JK:
## sig_altmult_add
module sig_altmult_add
(
	input signed [15:0] dataa, datab, datac, datad,
	input 		clock, aclr,
	output reg 	[32:0] result
);
Size in the first run: roughly 2,600 cells after synthesis, ~160 flip-flops, about 99 I/O pins, about 26,000 um^2 of cells after synthesis.
clock: 7.0 ns
lec_check: 0
cap_margin: 20
core_aspect_ratio: 0.5
core_margin: 2
core_utilization: 45
cts_cluster_diameter: 140
cts_cluster_size: 100
gpl_routability_driven: 0
hold_slack_margin: 0.16
slew_margin: 20
tns_end_percent: 35
run.sh (not shown) runs the stock make flow with config.mk's settings and CLKGATE_MAP_FILE=.
The final layout from JK, which completed every stage, passed the timing, DRC and antenna checks at the end of the flow.
### JK -> MS
Settings: CTS_CLUSTER_DIAMETER no longer set, was 140; CTS_CLUSTER_SIZE no longer set, was 100; CORE_UTILIZATION now 59, was 45; CORE_ASPECT_RATIO no longer set, was 0.5; TNS_END_PERCENT no longer set, was 35; HOLD_SLACK_MARGIN no longer set, was 0.16; GPL_ROUTABILITY_DRIVEN no longer set, was 0; the clock period (ns, I/O delays scaled along) now 4.63, was 7.0.
==> comparison <==
MS: complete, dirty (setup timing)
JK → MS: adder and majority cell fraction of the synthesized area saw little to no change, core utilization rose by 26 points, first-pass GRT wire length rose 5.8%.
diff inputs: MS => AL
Settings: ABC_AREA: unset -> 1; CTS_CLUSTER_SIZE: unset -> 98; CORE_UTILIZATION: 59 -> 72; CTS_CLUSTER_DIAMETER: unset -> 371; the clock period (ns, I/O delays scaled along): 4.63 -> 7.29.
Findings:
- Every stage of the flow completed for AL, and the final layout passed the timing, DRC and antenna checks.
- mult0_result[28]$_DFF_PP0_ as the timing endpoint of the critical path was reported by MS, and mult1_result[24]$_DFF_PP0_ by AL.
- [compare] base=MS new=AL: combinational share of cell area up 3.6 points; quantity of gates resized following cts now sits lower; global-route usage climbed 10 points; per-cell via count in the routed design higher.
- Of the two values seen for source of the critical timing path, datad_reg[4]$_DFF_PP0_ was produced by AL and datab_reg[4]$_DFF_PP0_ by MS.
- Final worst setup slack on AL is ahead of MS.
- Of AL and MS, it is AL that has the higher pre-placement core utilization.
- AL against MS: number of inserted filler cells in the final layout went down.

========
The RTL this note starts from:
==> flow/design.v <==
module sig_altmult_add
(
	input signed [15:0] dataa, datab, datac, datad,
	input 		clock, aclr,
	output reg 	[32:0] result
);
	reg signed	[15:0] dataa_reg, datab_reg, datac_reg, datad_reg;
	reg signed	[31:0] mult0_result, mult1_result;
	always @ (posedge clock or posedge aclr) begin
    	if (aclr) begin
			dataa_reg <= {16{1'b0}};
			datab_reg <= {16{1'b0}};
			datac_reg <= {16{1'b0}};
			datad_reg <= {16{1'b0}};
			mult0_result <= {32{1'b0}};
			mult1_result <= {32{1'b0}};
			result <= {33{1'b0}};
		end
		else begin
			dataa_reg <= dataa;
			datab_reg <= datab;
			datac_reg <= datac;
			datad_reg <= datad;
			mult0_result <= dataa_reg * datab_reg;
			mult1_result <= datac_reg * datad_reg;
			result <= mult0_result + mult1_result;
		end
	end
endmodule
Settings: LEC_CHECK=0, ABC_AREA=1, CAP_MARGIN=20, CORE_MARGIN=2, CORE_UTILIZATION=72, CTS_CLUSTER_DIAMETER=371, CTS_CLUSTER_SIZE=98, PLACE_DENSITY=0.39, SETUP_SLACK_MARGIN=1.6, SLEW_MARGIN=20, TNS_END_PERCENT=10; clock period 7.29 ns.
Then changed:
--- a/flow/config.mk
+++ b/flow/config.mk
@@ -8 +7,0 @@
-export ABC_AREA = 1
@@ -12,4 +11,2 @@
-export CTS_CLUSTER_DIAMETER = 371
-export CTS_CLUSTER_SIZE = 98
-export PLACE_DENSITY = 0.39
-export SETUP_SLACK_MARGIN = 1.6
+export PLACE_DENSITY_LB_ADDON = 0.01
+export SETUP_SLACK_MARGIN = 1.68
@@ -17 +14 @@
-export TNS_END_PERCENT = 10
+export TNS_END_PERCENT = 5
==> flow/constraint.sdc (replaced) <==
create_clock -name core_clock -period 5.92 [get_ports {clock}]
set_input_delay 1.1840 -clock core_clock [delete_from_list [all_inputs] [get_ports {clock}]]
set_output_delay 1.1840 -clock core_clock [all_outputs]
set_load 0.01 [all_outputs]
The changed run completed and failed the layout checks on negative setup slack.
Clock-buffer cell count is unchanged.
Wire length falls by 26%.
Synthesized area is lower by 9.3%.
Then changed:
--- a/flow/config.mk
+++ b/flow/config.mk
@@ -10,0 +11,2 @@
+export CTS_CLUSTER_DIAMETER = 198
+export CTS_CLUSTER_SIZE = 47
@@ -12 +13,0 @@
-export SETUP_SLACK_MARGIN = 1.68
@@ -14 +14,0 @@
-export TNS_END_PERCENT = 5
==> flow/constraint.sdc (replaced) <==
create_clock -name core_clock -period 5.85 [get_ports {clock}]
set_input_delay 1.1700 -clock core_clock [delete_from_list [all_inputs] [get_ports {clock}]]
set_output_delay 1.1700 -clock core_clock [all_outputs]
set_load 0.01 [all_outputs]
Now the flow finished but failed the layout checks on antenna violations, negative setup slack.
Register-to-register slack loses 50 ps.
First-iteration DRC count is higher by 33%.
Routed wire length came out higher by 6.9%.
Worst setup slack degrades by 50 ps.
Non-clock buffer count rises by 94.
Synthesized cell count is unchanged.
Maximum frequency increases by 0.33%.
Then changed:
--- a/flow/config.mk
+++ b/flow/config.mk
@@ -10,4 +10 @@
-export CORE_UTILIZATION = 72
-export CTS_CLUSTER_DIAMETER = 198
-export CTS_CLUSTER_SIZE = 47
-export PLACE_DENSITY_LB_ADDON = 0.01
+export CORE_UTILIZATION = 40
==> flow/constraint.sdc (replaced) <==
create_clock -name core_clock -period 7.0 [get_ports {clock}]
set_input_delay 1.4000 -clock core_clock [delete_from_list [all_inputs] [get_ports {clock}]]
set_output_delay 1.4000 -clock core_clock [all_outputs]
set_load 0.01 [all_outputs]
=>
- With this change the flow finished with timing, DRC and antenna clean
- via count came out lower by 11%
- cell area came out lower by 8.5%
- area after synthesis does not change
- sequential share of layout area came out higher by 1.1 points
- final cell count came out higher by about 3.6%
- routed wire length came out lower by 13%
Then changed:
--- a/flow/config.mk
+++ b/flow/config.mk
@@ -8,2 +8,3 @@
-export CAP_MARGIN = 20
-export CORE_MARGIN = 2
+export CAP_MARGIN = 25
+export CORE_ASPECT_RATIO = 1.22
+export CORE_MARGIN = 3
@@ -10,0 +12,2 @@
+export CTS_CLUSTER_SIZE = 48
+export GPL_TIMING_DRIVEN = 0
Effect:
- cell area climbs by about 0.6%
- routed wire length climbs by 10%
- non-clock buffer count went up by 53
- clock-buffer cell count grows by 1
- register-to-register slack degrades by 160 ps
- final cell count rose by about 0.9%
- via count rises by about 2%
- maximum frequency goes down by 2.3%
Then changed:
--- a/flow/config.mk
+++ b/flow/config.mk
@@ -8,2 +8,4 @@
-export CAP_MARGIN = 25
-export CORE_ASPECT_RATIO = 1.22
+export ABC_AREA = 0
+export CAP_MARGIN = 5
+export CELL_PAD_IN_SITES_DETAIL_PLACEMENT = 0
+export CORE_ASPECT_RATIO = 1.02
@@ -12,3 +14,4 @@
-export CTS_CLUSTER_SIZE = 48
-export GPL_TIMING_DRIVEN = 0
-export SLEW_MARGIN = 20
+export CTS_CLUSTER_SIZE = 21
+export GPL_TIMING_DRIVEN = 1
+export SLEW_MARGIN = 10
+export TNS_END_PERCENT = 45
Result: The new run went through all stages and came out clean. Worst hold slack barely changes. Worst setup slack gets better by 120 ps. Sequential cell count is unchanged. Fmax went up by 1.8%. Utilization went down by 0.17 points. Die size stays flat. Non-clock buffer count goes down by 56.

========
oak:
RTL: the design.v shown in full above, as it stands there.
make LEC_CHECK=0 ABC_AREA=1 CAP_MARGIN=10 CELL_PAD_IN_SITES_DETAIL_PLACEMENT=0 CORE_MARGIN=2 CORE_UTILIZATION=72 CTS_CLUSTER_DIAMETER=79 CTS_CLUSTER_SIZE=46 GPL_ROUTABILITY_DRIVEN=1 MAX_ROUTING_LAYER=met5 MIN_ROUTING_LAYER=met1 PLACE_DENSITY=0.82 SETUP_SLACK_MARGIN=0.72 SLEW_MARGIN=20 finish   # period 5.35 ns
oak never completed; the flow aborted with a tool error in 5_1_grt.
Input changes introduced in pine (baseline for comparison: oak):
# oak
export LEC_CHECK = 0
export ABC_AREA = 1
export CAP_MARGIN = 10
export CELL_PAD_IN_SITES_DETAIL_PLACEMENT = 0
export CORE_MARGIN = 2
export CORE_UTILIZATION = 72
export CTS_CLUSTER_DIAMETER = 79
export CTS_CLUSTER_SIZE = 46
export GPL_ROUTABILITY_DRIVEN = 1
export MAX_ROUTING_LAYER = met5
export MIN_ROUTING_LAYER = met1
export PLACE_DENSITY = 0.82
export SETUP_SLACK_MARGIN = 0.72
export SLEW_MARGIN = 20
create_clock -name core_clock -period 5.35 [get_ports {clock}]
# pine
export LEC_CHECK = 0
export CAP_MARGIN = 10
export CELL_PAD_IN_SITES_DETAIL_PLACEMENT = 0
export CORE_MARGIN = 2
export CORE_UTILIZATION = 71
export CTS_CLUSTER_DIAMETER = 79
export CTS_CLUSTER_SIZE = 35
export GPL_ROUTABILITY_DRIVEN = 1
export MAX_ROUTING_LAYER = met5
export MIN_ROUTING_LAYER = met1
export PLACE_DENSITY = 0.36
export SETUP_SLACK_MARGIN = 1.47
export SLEW_MARGIN = 20
create_clock -name core_clock -period 4.94 [get_ports {clock}]
Findings:
No crash in pine: every stage finished, but the layout fails its final checks due to setup timing.
Relative to oak, total half-perimeter wirelength after legalization and detailed placement has gone down in pine.
Per the comparison of pine with oak, post-CTS setup repair buffer count went down 72%; synthesized area now sits lower.
Area fraction in full adders, half adders and majority gates is lower on oak
Die boundary width: pine lower than oak
Summary — core utilization before placement, pine relative to oak: lower, by 0.87 points.
## Diff of input files: birch against pine
# pine
export LEC_CHECK = 0
export CAP_MARGIN = 10
export CELL_PAD_IN_SITES_DETAIL_PLACEMENT = 0
export CORE_MARGIN = 2
export CORE_UTILIZATION = 71
export CTS_CLUSTER_DIAMETER = 79
export CTS_CLUSTER_SIZE = 35
export GPL_ROUTABILITY_DRIVEN = 1
export MAX_ROUTING_LAYER = met5
export MIN_ROUTING_LAYER = met1
export PLACE_DENSITY = 0.36
export SETUP_SLACK_MARGIN = 1.47
export SLEW_MARGIN = 20
create_clock -name core_clock -period 4.94 [get_ports {clock}]
# birch
export LEC_CHECK = 0
export CAP_MARGIN = 10
export CELL_PAD_IN_SITES_DETAIL_PLACEMENT = 0
export CORE_MARGIN = 2
export CORE_UTILIZATION = 72
export CTS_CLUSTER_DIAMETER = 79
export CTS_CLUSTER_SIZE = 35
export GPL_ROUTABILITY_DRIVEN = 1
export MAX_ROUTING_LAYER = met5
export MIN_ROUTING_LAYER = met1
export PLACE_DENSITY = 0.42
export SETUP_SLACK_MARGIN = 1.82
export SLEW_MARGIN = 20
create_clock -name core_clock -period 6.34 [get_ports {clock}]
Findings:
Both conditions hold for birch: the flow ran to the end and the final layout passed the timing, DRC and antenna checks. Delta (birch minus pine): cell area lower, number of signal-net buffers in the layout lower, number of antenna violations at the first check in global routing lower, worst setup slack higher. The run with more routed wire is pine, not birch.

========
RTL: the design.v shown in full above, as it stands there.
clock: 4.01 ns
lec_check: 0
abc_area: 1
cap_margin: 20
core_margin: 2
core_utilization: 72
cts_cluster_diameter: 300
cts_cluster_size: 99
setup_slack_margin: -0.33
slew_margin: 20
tns_end_percent: 5
The starting point ended with an error in 5_1_grt.
Rerun with:
ABC_AREA = 0   (was 1)
CORE_ASPECT_RATIO = 0.5   (was unset)
CORE_UTILIZATION = 68   (was 72)
CTS_CLUSTER_DIAMETER = 301   (was 300)
SETUP_SLACK_MARGIN = unset   (was -0.33)
Result: With this change the flow finished with negative setup slack left. Synthesized cell count shrinks by 28%. Synthesized area shrinks by 9.3%. Die size shrinks by 3.6%.
Rerun with:
ABC_AREA = 1   (was 0)
CORE_UTILIZATION = 72   (was 68)
PLACE_DENSITY = 0.35   (was unset)
SETUP_SLACK_MARGIN = -0.4   (was unset)
Effect:
- The changed run completed and failed the layout checks on negative setup slack
- die area increases by 4.0%
- via count climbs by 41%
- setup slack degrades by 0.053 ns
Rerun with:
ABC_AREA = unset   (was 1)
CORE_ASPECT_RATIO = unset   (was 0.5)
CORE_UTILIZATION = 40   (was 72)
CTS_CLUSTER_DIAMETER = unset   (was 301)
CTS_CLUSTER_SIZE = unset   (was 99)
PLACE_DENSITY = unset   (was 0.35)
SETUP_SLACK_MARGIN = unset   (was -0.4)
TNS_END_PERCENT = unset   (was 5)
clock period = 6.78 ns   (was 4.01 ns; I/O delays follow)
This time the run finished with timing, DRC and antenna clean.
Worst setup slack improves by 2.5 ns.
Via count falls by 36%.
Cell count went down by 21%.
Rerun with:
CORE_UTILIZATION = 66   (was 40)
SETUP_SLACK_MARGIN = 1.18   (was unset)
clock period = 5.18 ns   (was 6.78 ns; I/O delays follow)
This time the run completed, yet does not pass: negative setup slack.
Global-route usage climbs by 15 points.
Final cell count climbs slightly.
Worst setup slack gets worse by 1.1 ns.
Critical path depth climbs by 3.
Routed wire length climbs by roughly a tenth.
Register-to-register slack gets worse by 1.1 ns.
Die size drops by well over a third.

========
run A:
RTL: the design.v shown in full above, as it stands there.
clock: 5.24 ns
lec_check: 0
cap_margin: 10
cell_pad_in_sites_detail_placement: 2
cell_pad_in_sites_global_placement: 3
core_margin: 5
core_utilization: 47
cts_cluster_diameter: 46
gpl_routability_driven: 1
gpl_timing_driven: 1
hold_slack_margin: 0.15
max_routing_layer: met4
min_routing_layer: met2
place_density: 0.52
setup_slack_margin: 0.72
slew_margin: 20
Run A: aborted in clock tree synthesis (4_1_cts) (tool error)
Setup changes, run A to run B
Settings: a change of CORE_MARGIN from 5 to 2; a change of SETUP_SLACK_MARGIN from 0.72 to -0.52; an added ABC_AREA of 1; a change of GPL_ROUTABILITY_DRIVEN from 1 to 0; a change of CELL_PAD_IN_SITES_GLOBAL_PLACEMENT from 3 to 2; a deleted GPL_TIMING_DRIVEN that had been 1; a change of MAX_ROUTING_LAYER from met4 to met5; an added TNS_END_PERCENT of 10; a change of PLACE_DENSITY from 0.52 to 0.95; a deleted HOLD_SLACK_MARGIN that had been 0.15; a change of CORE_UTILIZATION from 47 to 35; a change of CTS_CLUSTER_DIAMETER from 46 to 266; a change of CELL_PAD_IN_SITES_DETAIL_PLACEMENT from 2 to 0; a change of MIN_ROUTING_LAYER from met2 to met1; an added CTS_CLUSTER_SIZE of 100.
- [flow] run B | stages: complete | final checks: fail | reason: setup timing
- Per the comparison of run B with run A, number of nets at floorplan shows an increase of about 30%; placeable core region increased by 47% relative to the old numbers.
- Higher synthesized cell count among run A and run B: run B
- As of run B, die span in x had risen by more than 10% compared to run A.
Inputs modified between run B and run C:
Settings: CELL_PAD_IN_SITES_GLOBAL_PLACEMENT no longer set, was 2; CORE_UTILIZATION now 63, was 35; CORE_ASPECT_RATIO now 0.5, previously not set; PLACE_DENSITY now 0.44, was 0.95.
--- outcome ---
- Run C has global-route total usage across every layer above what run B had.
- Per the comparison of run C with run B, wire length the detailed router placed on met1 went down by 3.7 mm, starting density of the core +29 points, sequential cell count about even, via count of the first global-routing pass has increased, cell count has decreased.
- What the final checks of run C revealed, after a flow that finished every stage, was a layout that fails on setup timing.
[inputs] run D vs run C
Settings: swapping 2 for 5 in CORE_MARGIN; swapping met5 for met4 in MAX_ROUTING_LAYER; swapping 63 for 47 in CORE_UTILIZATION; putting HOLD_SLACK_MARGIN at 0.15 where nothing was set; swapping 266 for 60 in CTS_CLUSTER_DIAMETER; swapping -0.52 for 0.72 in SETUP_SLACK_MARGIN; swapping 0 for 2 in CELL_PAD_IN_SITES_DETAIL_PLACEMENT; putting CELL_PAD_IN_SITES_GLOBAL_PLACEMENT at 3 where nothing was set; swapping 0 for 1 in GPL_ROUTABILITY_DRIVEN; clearing TNS_END_PERCENT, which used to be 10; swapping 0.44 for 0.52 in PLACE_DENSITY; clearing CTS_CLUSTER_SIZE, which used to be 100; putting GPL_TIMING_DRIVEN at 0 where nothing was set; clearing CORE_ASPECT_RATIO, which used to be 0.5; swapping met1 for met2 in MIN_ROUTING_LAYER.
--- outcome ---
Seen in the log of run D: GPL-0301 during global placement without I/O (3_1_place_gp_skip_io), after which the run never completed.
Delta (run D minus run C): core utilization at floorplan moved down; cell row count moved up.
Cell count in the Yosys report: run C vs run D identical
Run D vs run C: die size up in run D
